==> run a: inputs <==
==> flow/design.v <==
module RegFile(  
   input clk,
   input reset,
   input [3:0] A1,
   input [3:0] A2,
   input [3:0] A3,    
   input [31:0] WD3,  
   input RegWrite,    
   input [31:0] PCPlus8,    
   output [31:0] RD1,    
   output [31:0] RD2    
   );
   reg[31:0] R[15:0]; 
   integer i;
   always @ (posedge clk or posedge reset)
   begin   
         if (reset) 
         begin
            for (i=0; i<16 ;i=i+1)
            begin
				R[i] <= 32'b0;
            end
         end
         else 
         begin         
            if(RegWrite == 1'b1) begin  
               R[A3] <= WD3;
            end
            R[15] <= PCPlus8;
         end
   end
   assign RD1 = R[A1];
   assign RD2 = R[A2];
endmodule
==> flow/run.sh <==
#!/bin/bash
# the make line also repeats each setting of config.mk as NAME=value (left out here)
make -C /OpenROAD-flow-scripts/flow DESIGN_CONFIG=/design/flow/config.mk WORK_HOME=/design/flow/orfs CLKGATE_MAP_FILE= finish
==> flow/config.mk <==
export PLATFORM = sky130hd
export DESIGN_NAME = RegFile
export DESIGN_NICKNAME = RegFile
export VERILOG_FILES = /design/flow/design.v
export SDC_FILE = /design/flow/constraint.sdc
export NUM_CORES = 4
export LEC_CHECK = 0
export CAP_MARGIN = 5
export CORE_MARGIN = 2
export CORE_UTILIZATION = 70
export CTS_CLUSTER_SIZE = 34
export HOLD_SLACK_MARGIN = -0.09
export SETUP_SLACK_MARGIN = 0.79
export SLEW_MARGIN = 20
==> flow/constraint.sdc <==
create_clock -name core_clock -period 3.12 [get_ports {clk}]
set_input_delay 0.6240 -clock core_clock [delete_from_list [all_inputs] [get_ports {clk}]]
set_output_delay 0.6240 -clock core_clock [all_outputs]
set_load 0.01 [all_outputs]
==> inputs of run b, as changes to run a <==
==> flow/config.mk (replaced) <==
export PLATFORM = sky130hd
export DESIGN_NAME = RegFile
export DESIGN_NICKNAME = RegFile
export VERILOG_FILES = /design/flow/design.v
export SDC_FILE = /design/flow/constraint.sdc
export NUM_CORES = 4
export LEC_CHECK = 0
export CAP_MARGIN = 20
export CORE_MARGIN = 2
export CORE_UTILIZATION = 50
export SLEW_MARGIN = 20
==> flow/constraint.sdc (replaced) <==
create_clock -name core_clock -period 6.0 [get_ports {clk}]
set_input_delay 1.2000 -clock core_clock [delete_from_list [all_inputs] [get_ports {clk}]]
set_output_delay 1.2000 -clock core_clock [all_outputs]
set_load 0.01 [all_outputs]
==> qor.csv <==
stage,metric,value,unit
status,status,aborted with a tool error,
status,Halt Stage,global routing (5_1_grt),
status,First Error,[ERROR GRT-0232] Routing congestion too high. Check the congestion heatmap in the GUI.,
clock_tree,post-CTS setup buffer count,118,
placement,dpl ws,-0.498,ns
global_route,GR Util met2,1.25,
die,Die W,201,µm
placement,Placed Area,0.0315,mm²
placement,dpl cells,3037,
placement,detailed-placement wirelength estimate,65.1,mm
die,core area,0.0384,mm²
(the above is from run a)
==> qor.csv <==
stage,metric,value,unit
global_route,largest net degree at the start of global routing,137,
detailed_routing,Max Used Layer,met5,
layout,final cell count without fillers,3150,
pwr,leakage,13.0,nW
placement,Placed Area,0.0293,mm²
status,status,"complete, no violations",
placement,dpl ws,0.578,ns
setup_path,worst-path cell chain,buf_2 -> buf_4 -> and2_1 -> buf_4 -> a222oi_1 -> a31oi_1 -> clkdlybuf4s50_1,
die,Die W,237,µm
clock_tree,post-CTS setup buffer count,0,
setup_path,worst r2r src,R[11][28],
global_route,GR Util met2,0.563,
detailed_routing,drt total wl,102,mm
setup_path,Reg-to-Reg End,R[11][28],
die,core area,0.0537,mm²
layout,Logic Gate Count,1563,
layout,non-clock buffer count,248,
setup_path,Critical Path AT,4.34,ns
placement,detailed-placement wirelength estimate,63.6,mm
(the above is from run b)

* * *

==> job 1074 <==
RTL: the design.v shown in full above, as it stands there.
export LEC_CHECK = 0
export CAP_MARGIN = 20
export CORE_MARGIN = 2
export CORE_UTILIZATION = 72
export CTS_CLUSTER_SIZE = 39
export SETUP_SLACK_MARGIN = 0.91
export SLEW_MARGIN = 20
create_clock -name core_clock -period 3.05 [get_ports {clk}]
run.sh (not shown) runs the stock make flow with config.mk's settings and CLKGATE_MAP_FILE=.
==> job 7619: changes against job 1074 <==
Settings changed: CORE_UTILIZATION 72 to 50, CTS_CLUSTER_SIZE 39 to unset, SETUP_SLACK_MARGIN 0.91 to unset.
==> flow/constraint.sdc (replaced) <==
create_clock -name core_clock -period 5.61 [get_ports {clk}]
set_input_delay 1.1220 -clock core_clock [delete_from_list [all_inputs] [get_ports {clk}]]
set_output_delay 1.1220 -clock core_clock [all_outputs]
set_load 0.01 [all_outputs]
==> results.cfg <==
; implementation run metrics
[die]
num_rows = 85
core_util_floorplan_pct = 50.4
coreArea_sq_um = 53700
fp.dieW_um = 237
die_h_um = 237
die_area_sq_um = 56100

[logic_synthesis]
synthArstFlopShare_pct = 100
edf_count = 0
yosys_most_used_dff = dfrtp_1

[setup_path]
critPathTopFamily = AND-OR/OR-AND gates

[power]
peakVddDrop_mv = 0.259

[placement]
place_area_sq_um = 29400
pre_cts_slack_ns = 0.687
post-dp-hpwl_um = 65200

[status]
status = timing/DRC/antenna clean

[clock_network]
htreeDepth = 2

[finish]
n_all_buffers = 261
The numbers above come from job 7619.

==> results.cfg <==
; implementation run metrics
[logic_synthesis]
edf_count = 0
synthTopCellsByArea = dfrtp_1 (47%), mux2_2 (21%), a22oi_1 (3.8%)
ys_top_logic_family = multiplexers
yosys_most_used_dff = dfrtp_1
largest_area_cell = dfrtp_1
synthArstFlopShare_pct = 100
top_area_share_pct = 47.3

[die]
num_rows = 71
coreArea_sq_um = 37400
core_util_floorplan_pct = 72.4
die_h_um = 198
die_area_sq_um = 39200
fp.dieW_um = 198

[placement]
pre_cts_slack_ns = -0.537
gp_congestion = 0.994
post-dp-hpwl_um = 67100
place_area_sq_um = 31800

[status]
error_line = [ERROR DPL-0033] detailed placement checks failed during check placement.
status = stopped before the end
lastStage = 4_1_cts
The numbers above come from job 1074.


* * *

==> build 35 <==
Starts from the design.v that is shown in full above.
Settings: LEC_CHECK=0, CAP_MARGIN=20, CORE_MARGIN=2, CORE_UTILIZATION=70, CTS_CLUSTER_SIZE=37, SETUP_SLACK_MARGIN=0.91, SLEW_MARGIN=20; clock period 3.05 ns.
==> inputs of build 19, as changes to build 35 <==
Settings changed: ABC_AREA set to 1, CORE_ASPECT_RATIO set to 0.61, CORE_MARGIN 2 to 5, CORE_UTILIZATION 70 to 50, CTS_CLUSTER_DIAMETER set to 99, CTS_CLUSTER_SIZE 37 to not set, HOLD_SLACK_MARGIN set to 0.18, MAX_ROUTING_LAYER set to met4, SETUP_SLACK_MARGIN 0.91 to not set.
==> flow/constraint.sdc (replaced) <==
create_clock -name core_clock -period 6.0 [get_ports {clk}]
set_input_delay 1.2000 -clock core_clock [delete_from_list [all_inputs] [get_ports {clk}]]
set_output_delay 1.2000 -clock core_clock [all_outputs]
set_load 0.01 [all_outputs]
==> results.txt <==
The synthesis and PnR run went through. The run finished with no timing, DRC or antenna violations. Global routing consumed, on the met1 layer, about 50% of the routing resources. On met2, the global router reports a usage of 49.4%. Fraction of the yosys area taken by sequential cells landed at 46.7%. Of the total synthesized cell area, the portion taken by AND-OR and OR-AND cells is 8.75%. In this run, placement finished with an instance count of about 4600. Number of setup buffers added after CTS landed at 0.

Overall fraction of global-route tracks in use landed at 34.8%. Yosys stat chip area landed at 27500 um2. According to the floorplan log, the row count is 67.

The vertical die dimension reported for this design is 193 um. Per the TritonCTS log, the buffer count is 51. Summed over all nets, the half-perimeter wirelength after detailed placement is 55900 um.

The core region is about 55000 um2. Per the detailed placement report, the placed cell area equals 29600 um2. Area of the mapped netlist landed at about 27000 um2. The die is 310 um wide. Global routing put the most usage on met1. The synthesis run shows the most used standard cells to be 1326 x nand2_1, 834 x nand3_1, 512 x dfrtp_1. The synthesis stats list as the most numerous cell nand2_1.
That was build 19.
==> results.txt <==
Implementation results. Measured along the y axis, the die boundary spans between 200 and 250 um. It got as far as global routing (5_1_grt) and failed there. The global router reports that the layer with the highest usage is met2. The first error in the log reads "[ERROR GRT-0232] Routing congestion too high. Check the congestion heatmap in the GUI". For this run, the register share of the synthesized area comes to 47.3%. The area recorded from the Yosys report for this design is 27100 um2. Before any placement, the netlist area is recorded as approximately 27000 um2. Global-route met2 utilization landed at 128%.

Compound-cell area share of the yosys netlist landed at about 16%. By count the netlist is led by 512 x dfrtp_1, 496 x mux2_2, 136 x a22oi_1. The flow did not finish.
That was build 35.

* * *

==> inputs of job 7233 <==
RTL: the design.v shown in full above, as it stands there.
export LEC_CHECK = 0
export ABC_AREA = 0
export CAP_MARGIN = 5
export CORE_MARGIN = 2
export CORE_UTILIZATION = 70
export CTS_CLUSTER_DIAMETER = 317
export CTS_CLUSTER_SIZE = 34
export GPL_ROUTABILITY_DRIVEN = 0
export HOLD_SLACK_MARGIN = -0.09
export SETUP_SLACK_MARGIN = 0.7
export SLEW_MARGIN = 20
create_clock -name core_clock -period 3.12 [get_ports {clk}]
==> job 9944: changes against job 7233 <==
ABC_AREA = unset   (was 0)
CAP_MARGIN = 20   (was 5)
CELL_PAD_IN_SITES_GLOBAL_PLACEMENT = 3   (was unset)
CORE_UTILIZATION = 40   (was 70)
CTS_CLUSTER_DIAMETER = unset   (was 317)
CTS_CLUSTER_SIZE = unset   (was 34)
GPL_ROUTABILITY_DRIVEN = unset   (was 0)
GPL_TIMING_DRIVEN = 0   (was unset)
HOLD_SLACK_MARGIN = 0.11   (was -0.09)
SETUP_SLACK_MARGIN = unset   (was 0.7)
TNS_END_PERCENT = 40   (was unset)
==> flow/constraint.sdc (replaced) <==
create_clock -name core_clock -period 8.67 [get_ports {clk}]
set_input_delay 1.7340 -clock core_clock [delete_from_list [all_inputs] [get_ports {clk}]]
set_output_delay 1.7340 -clock core_clock [all_outputs]
set_load 0.01 [all_outputs]
==> job 8937: changes against job 7233 <==
ABC_AREA = unset   (was 0)
CAP_MARGIN = 20   (was 5)
CORE_ASPECT_RATIO = 0.7   (was unset)
CORE_UTILIZATION = 58   (was 70)
CTS_CLUSTER_DIAMETER = unset   (was 317)
CTS_CLUSTER_SIZE = unset   (was 34)
GPL_ROUTABILITY_DRIVEN = unset   (was 0)
GPL_TIMING_DRIVEN = 1   (was unset)
HOLD_SLACK_MARGIN = unset   (was -0.09)
MAX_ROUTING_LAYER = met4   (was unset)
SETUP_SLACK_MARGIN = 0.37   (was 0.7)
TNS_END_PERCENT = 100   (was unset)
==> flow/constraint.sdc (replaced) <==
create_clock -name core_clock -period 4.33 [get_ports {clk}]
set_input_delay 0.8660 -clock core_clock [delete_from_list [all_inputs] [get_ports {clk}]]
set_output_delay 0.8660 -clock core_clock [all_outputs]
set_load 0.01 [all_outputs]
==> comparison table <==
Pin slew with the least headroom to its limit: job 7233 -; job 8937 905.7 ps; job 9944 1287 ps
Setup-failing EPs final: job 7233 -; job 8937 0; job 9944 0
Sw power: job 7233 -; job 8937 4391 µW; job 9944 2431 µW
Status: job 7233 aborted with a tool error; job 8937 finished clean; job 9944 finished clean
Last stage reached: job 7233 5_1_grt; job 8937 -; job 9944 -
Data required time of the critical path: job 7233 -; job 8937 3460 ps; job 9944 6940 ps
Final design area excluding fillers: job 7233 -; job 8937 31660 µm²; job 9944 32150 µm²
CP startpoint: job 7233 -; job 8937 A1[0]; job 9944 A1[3]
Peak supply drop: job 7233 -; job 8937 0.4145 mV; job 9944 0.1681 mV
Hold worst-path end: job 7233 -; job 8937 R[8][28]; job 9944 R[5][17]
Final worst-path cycle share: job 7233 -; job 8937 0.9093; job 9944 0.9076
Dominant power group: job 7233 -; job 8937 registers; job 9944 registers
Die Span Y: job 7233 200.7 µm; job 8937 184.8 µm; job 9944 264.2 µm
Part of the power in registers: job 7233 -; job 8937 0.470; job 9944 0.432
Die width: job 7233 200.7 µm; job 8937 262.3 µm; job 9944 264.2 µm
Area used by sequential logic in the layout: job 7233 -; job 8937 12810 µm²; job 9944 12810 µm²
Detailed placer's ending HPWL: job 7233 65590 µm; job 8937 64490 µm; job 9944 92660 µm

* * *

==> inputs of run C <==
Starts from the design.v that is shown in full above.
clock: 5.61 ns
lec_check: 0
cap_margin: 20
core_margin: 2
core_utilization: 58
slew_margin: 20
==> run G: changes against run C <==
--- a/flow/config.mk
+++ b/flow/config.mk
@@ -7,5 +7,11 @@
 export LEC_CHECK = 0
-export CAP_MARGIN = 20
+export ABC_AREA = 0
+export CAP_MARGIN = 5
 export CORE_MARGIN = 2
-export CORE_UTILIZATION = 58
+export CORE_UTILIZATION = 72
+export CTS_CLUSTER_DIAMETER = 317
+export CTS_CLUSTER_SIZE = 34
+export GPL_ROUTABILITY_DRIVEN = 0
+export HOLD_SLACK_MARGIN = -0.09
+export SETUP_SLACK_MARGIN = 0.91
 export SLEW_MARGIN = 20
==> flow/constraint.sdc (replaced) <==
create_clock -name core_clock -period 3.12 [get_ports {clk}]
set_input_delay 0.6240 -clock core_clock [delete_from_list [all_inputs] [get_ports {clk}]]
set_output_delay 0.6240 -clock core_clock [all_outputs]
set_load 0.01 [all_outputs]
==> run K: changes against run C <==
--- a/flow/config.mk
+++ b/flow/config.mk
@@ -7,5 +7,16 @@
 export LEC_CHECK = 0
+export ABC_AREA = 1
 export CAP_MARGIN = 20
-export CORE_MARGIN = 2
-export CORE_UTILIZATION = 58
-export SLEW_MARGIN = 20
+export CELL_PAD_IN_SITES_GLOBAL_PLACEMENT = 2
+export CORE_ASPECT_RATIO = 1.42
+export CORE_MARGIN = 5
+export CORE_UTILIZATION = 50
+export CTS_CLUSTER_DIAMETER = 99
+export CTS_CLUSTER_SIZE = 80
+export GPL_ROUTABILITY_DRIVEN = 1
+export GPL_TIMING_DRIVEN = 0
+export HOLD_SLACK_MARGIN = 0.18
+export MAX_ROUTING_LAYER = met4
+export MIN_ROUTING_LAYER = met1
+export PLACE_DENSITY_LB_ADDON = 0.13
+export SLEW_MARGIN = 15
==> flow/constraint.sdc (replaced) <==
create_clock -name core_clock -period 3.65 [get_ports {clk}]
set_input_delay 0.7300 -clock core_clock [delete_from_list [all_inputs] [get_ports {clk}]]
set_output_delay 0.7300 -clock core_clock [all_outputs]
set_load 0.01 [all_outputs]
==> impl_metrics.yaml <==
# physical design summary
run_status:
  status: "aborted with a tool error"
  stop_stage: "global placement without I/O (3_1_place_gp_skip_io)"
  firstError: "[ERROR FLW-0024] Place density exceeds 1.0 (current PLACE_DENSITY_LB_ADDON =  0.13). Please check if the value of  PLACE_DENSITY_LB_ADDON is between 0 and 0.99."
synth:
  top_cells_by_count: "nand2_1 (1326), nand3_1 (834), dfrtp_1 (512)"
  mux_area_share_pct: 0
  yosysCellCount: 3927
floorplanning:
  fp_util_pct: 50.38
  core_area_um2: 54490
  die_area_um2: 59760
[end of results for run K]
==> impl_metrics.yaml <==
# physical design summary
synth:
  top_cells_by_count: "dfrtp_1 (512), mux2_2 (496), a22oi_1 (136)"
  adder_share_pct: 0
  synthXorXnorAreaFrac_pct: 0
  yosysCellCount: 2332
  mux_area_share_pct: 25.88
run_status:
  firstError: "[ERROR GRT-0232] Routing congestion too high. Check the congestion heatmap in the GUI."
  stop_stage: "global routing (5_1_grt)"
  status: "aborted with a tool error"
clocking:
  holdBufCountCts: 0
  postCtsSetupRepairBufs: 104
  ctsResizeCount: 563
floorplanning:
  die_area_um2: 39190
  fp_util_pct: 72.43
  io_pins: 143
  core_area_um2: 37400
[end of results for run G]
==> impl_metrics.yaml <==
# flow metrics
run_status:
  status: "complete, no violations"
synth:
  yosysCellCount: 2332
  synthTopLogicFamily: "multiplexers"
  top_cells_by_count: "dfrtp_1 (512), mux2_2 (496), a22oi_1 (136)"
  ys_seq_share_pct: 47.30
  async_flop_share_pct: 100.0
  ys_area_um2: 27090
floorplanning:
  core_area_um2: 46360
  die_area_um2: 48450
  fp_util_pct: 58.43
drt:
  drc: 0
  diodes: 1
  viasPerCell: 7.174
placement:
  dp_hpwl_mm: 61.99
worst_setup_path:
  cp-start-kind: "input pin"
global_routing:
  met3_usage_pct: 9.979
  grt_pass1_wl_mm: 144.1
clocking:
  clk_latency_ns: 0.62
power_and_ir_drop:
  total_leakage_power_uw: 0.01291
[end of results for run C]
No activity file was given, so power comes from the tool's default toggle rates.
